Setup of v49:
==> flow/design.v <==
module sig_altmult_add
(
	input signed [15:0] dataa, datab, datac, datad,
	input 		clock, aclr,
	output reg 	[32:0] result
);
	reg signed	[15:0] dataa_reg, datab_reg, datac_reg, datad_reg;
	reg signed	[31:0] mult0_result, mult1_result;
	always @ (posedge clock or posedge aclr) begin
    	if (aclr) begin
			dataa_reg <= {16{1'b0}};
			datab_reg <= {16{1'b0}};
			datac_reg <= {16{1'b0}};
			datad_reg <= {16{1'b0}};
			mult0_result <= {32{1'b0}};
			mult1_result <= {32{1'b0}};
			result <= {33{1'b0}};
		end
		else begin
			dataa_reg <= dataa;
			datab_reg <= datab;
			datac_reg <= datac;
			datad_reg <= datad;
			mult0_result <= dataa_reg * datab_reg;
			mult1_result <= datac_reg * datad_reg;
			result <= mult0_result + mult1_result;
		end
	end
endmodule
make LEC_CHECK=0 CAP_MARGIN=10 CELL_PAD_IN_SITES_DETAIL_PLACEMENT=0 CORE_MARGIN=2 CORE_UTILIZATION=71 CTS_CLUSTER_DIAMETER=79 CTS_CLUSTER_SIZE=35 GPL_ROUTABILITY_DRIVEN=1 MAX_ROUTING_LAYER=met5 MIN_ROUTING_LAYER=met1 PLACE_DENSITY_LB_ADDON=0.29 SETUP_SLACK_MARGIN=0.72 SLEW_MARGIN=20 finish   # period 6.34 ns
run.sh (not shown) runs the stock make flow with config.mk's settings and CLKGATE_MAP_FILE=.
v49 went all the way through the flow, and no timing, DRC or antenna check failed.
The following lists how v22 was set up differently from v49:
diff --git a/flow/config.mk b/flow/config.mk
--- a/flow/config.mk
+++ b/flow/config.mk
@@ -7,0 +8 @@
+export ABC_AREA = 1
@@ -11 +12 @@
-export CORE_UTILIZATION = 71
+export CORE_UTILIZATION = 72
@@ -13 +14 @@
-export CTS_CLUSTER_SIZE = 35
+export CTS_CLUSTER_SIZE = 46
@@ -17 +18 @@
-export PLACE_DENSITY_LB_ADDON = 0.29
+export PLACE_DENSITY = 0.82
==> flow/constraint.sdc <==
create_clock -name core_clock -period 5.35 [get_ports {clock}]
set_input_delay 1.0700 -clock core_clock [delete_from_list [all_inputs] [get_ports {clock}]]
set_output_delay 1.0700 -clock core_clock [all_outputs]
set_load 0.01 [all_outputs]
Findings:
v22: it failed during 5_1_grt, and the tool reported GRT-0116.
v22 against v49: area of the chip moved up; fraction of the mapped netlist area in simple logic gates shows an increase of 6.0 points.
v49 -> v22: Yosys chip area increased by more than 10%
STATUS minimum setup slack after placement: v22 loses against v49
Diff v49..v22 | proportion of synthesized flip-flops having asynchronous set or reset | unchanged
The area after detailed placement number comes out higher for v22 vs v49.
Between v49 and v22, the number of cell rows is lower for v49.
> inputs changed (v22 -> v39)
diff --git a/flow/config.mk b/flow/config.mk
--- a/flow/config.mk
+++ b/flow/config.mk
@@ -12,3 +12,3 @@
-export CORE_UTILIZATION = 72
-export CTS_CLUSTER_DIAMETER = 79
-export CTS_CLUSTER_SIZE = 46
+export CORE_UTILIZATION = 53
+export CTS_CLUSTER_DIAMETER = 266
+export CTS_CLUSTER_SIZE = 100
@@ -18,2 +18,2 @@
-export PLACE_DENSITY = 0.82
-export SETUP_SLACK_MARGIN = 0.72
+export PLACE_DENSITY_LB_ADDON = 0.1
+export SETUP_SLACK_MARGIN = -0.52
@@ -20,0 +21 @@
+export TNS_END_PERCENT = 10
==> flow/constraint.sdc <==
create_clock -name core_clock -period 5.24 [get_ports {clock}]
set_input_delay 1.0480 -clock core_clock [delete_from_list [all_inputs] [get_ports {clock}]]
set_output_delay 1.0480 -clock core_clock [all_outputs]
set_load 0.01 [all_outputs]
### Flow results
- [flow] v39 | stages: complete | final checks: fail | reason: negative setup slack
- v22: it failed with a tool error in 5_1_grt, so there are no final results.
- Reported for v39 and v22, post-synthesis sequential element count turned out identical to the last digit.
- In v39, worst slack at placement is lower than in v22.
- Routability congestion estimate from global placement: v39 < v22
- [compare] base=v22 new=v39: placed cell count up 337; synthesized cell area flat.
- From v22 to v39 the numbers moved as follows: placement row count increased 12; starting density of the core decreased 19 points; cell resize tally after clock tree synthesis decreased 461; die size increased 35%.
Inputs modified between v39 and v28:
==> flow/config.mk <==
export PLATFORM = sky130hd
export DESIGN_NAME = sig_altmult_add
export DESIGN_NICKNAME = sig_altmult_add
export VERILOG_FILES = /design/flow/design.v
export SDC_FILE = /design/flow/constraint.sdc
export NUM_CORES = 4
export LEC_CHECK = 0
export CAP_MARGIN = 10
export CELL_PAD_IN_SITES_DETAIL_PLACEMENT = 2
export CELL_PAD_IN_SITES_GLOBAL_PLACEMENT = 3
export CORE_MARGIN = 5
export CORE_UTILIZATION = 47
export CTS_CLUSTER_DIAMETER = 46
export GPL_ROUTABILITY_DRIVEN = 1
export GPL_TIMING_DRIVEN = 1
export HOLD_SLACK_MARGIN = 0.15
export MAX_ROUTING_LAYER = met4
export MIN_ROUTING_LAYER = met2
export PLACE_DENSITY = 0.52
export SETUP_SLACK_MARGIN = 0.72
export SLEW_MARGIN = 20
v28: it failed during 4_1_cts, and the tool reported DPL-0033. Number of cell instances after yosys synthesis for v28: 1003 down relative to v39. From v39 to v28 the numbers moved as follows: die size went up by 4100 sq um; HPWL after detailed placement up about 30%; proportion of synthesized chip area in sequential cells increased 1.5 points. v28 vs. v39: total standard cell area after synthesis now sits lower, distinct cell type count of the synthesized netlist now sits higher, xor and xnor area share after synthesis now sits higher, mean area per synthesized cell now sits higher. Compared with v39, v28 shows a yosys synthesis chip area that is 9.3% lower. The number of standard cells after synthesis of v28 falls short of that of v39 by 1003.
#### Input delta (v9 over v28)
diff --git a/flow/config.mk b/flow/config.mk
--- a/flow/config.mk
+++ b/flow/config.mk
@@ -9,2 +9 @@
-export CELL_PAD_IN_SITES_DETAIL_PLACEMENT = 2
-export CELL_PAD_IN_SITES_GLOBAL_PLACEMENT = 3
+export CELL_PAD_IN_SITES_DETAIL_PLACEMENT = 0
@@ -13 +12 @@
-export CTS_CLUSTER_DIAMETER = 46
+export CTS_CLUSTER_DIAMETER = 79
@@ -15,2 +14,2 @@
-export GPL_TIMING_DRIVEN = 1
-export HOLD_SLACK_MARGIN = 0.15
+export GPL_TIMING_DRIVEN = 0
+export HOLD_SLACK_MARGIN = 0.23
@@ -19 +18 @@
-export PLACE_DENSITY = 0.52
+export PLACE_DENSITY_LB_ADDON = 0.1
## What came out
- Between v28 and v9, the difference in count of pins on the block boundary is negligible.
- Every stage of v9 finished as expected; the final checks, on the other hand, flagged negative setup slack, which means the layout fails.
- Summary of v9 over v28: area reported by Yosys stat ~0 delta; HPWL reported at the end of detailed placement -about 35%; post-placement setup slack -0.24 ns.
Setup changes, v9 to v31
diff --git a/flow/config.mk b/flow/config.mk
--- a/flow/config.mk
+++ b/flow/config.mk
@@ -10,2 +10,2 @@
-export CORE_MARGIN = 5
-export CORE_UTILIZATION = 47
+export CORE_MARGIN = 2
+export CORE_UTILIZATION = 72
@@ -12,0 +13 @@
+export CTS_CLUSTER_SIZE = 46
@@ -14,4 +15,2 @@
-export GPL_TIMING_DRIVEN = 0
-export HOLD_SLACK_MARGIN = 0.23
-export MAX_ROUTING_LAYER = met4
-export MIN_ROUTING_LAYER = met2
+export MAX_ROUTING_LAYER = met5
+export MIN_ROUTING_LAYER = met1
==> flow/constraint.sdc <==
create_clock -name core_clock -period 7.35 [get_ports {clock}]
set_input_delay 1.4700 -clock core_clock [delete_from_list [all_inputs] [get_ports {clock}]]
set_output_delay 1.4700 -clock core_clock [all_outputs]
set_load 0.01 [all_outputs]
==> comparison <==
v9 ended up with sky130_fd_sc_hd__fa_2 as its highest-delay cell along the critical path; v31 ended up with sky130_fd_sc_hd__fa_1.
Max maximum number of pins on one net before global-route repair across v9 and v31: v31
The core of v31 is more densely filled than that of v9.
Diff v9..v31 | yosys stat chip area | unchanged
v31: full flow OK, the timing, DRC and antenna checks passed
Compared with v9, v31 shows average wire per cell in the routed design that has gone down by more than 10%.
v9 → v31: final worst slack climbed 1.94 ns, number of nets in the finished design dropped 253.
In v31, the synthesis-to-finish area growth came out 17 points below the value in v9.
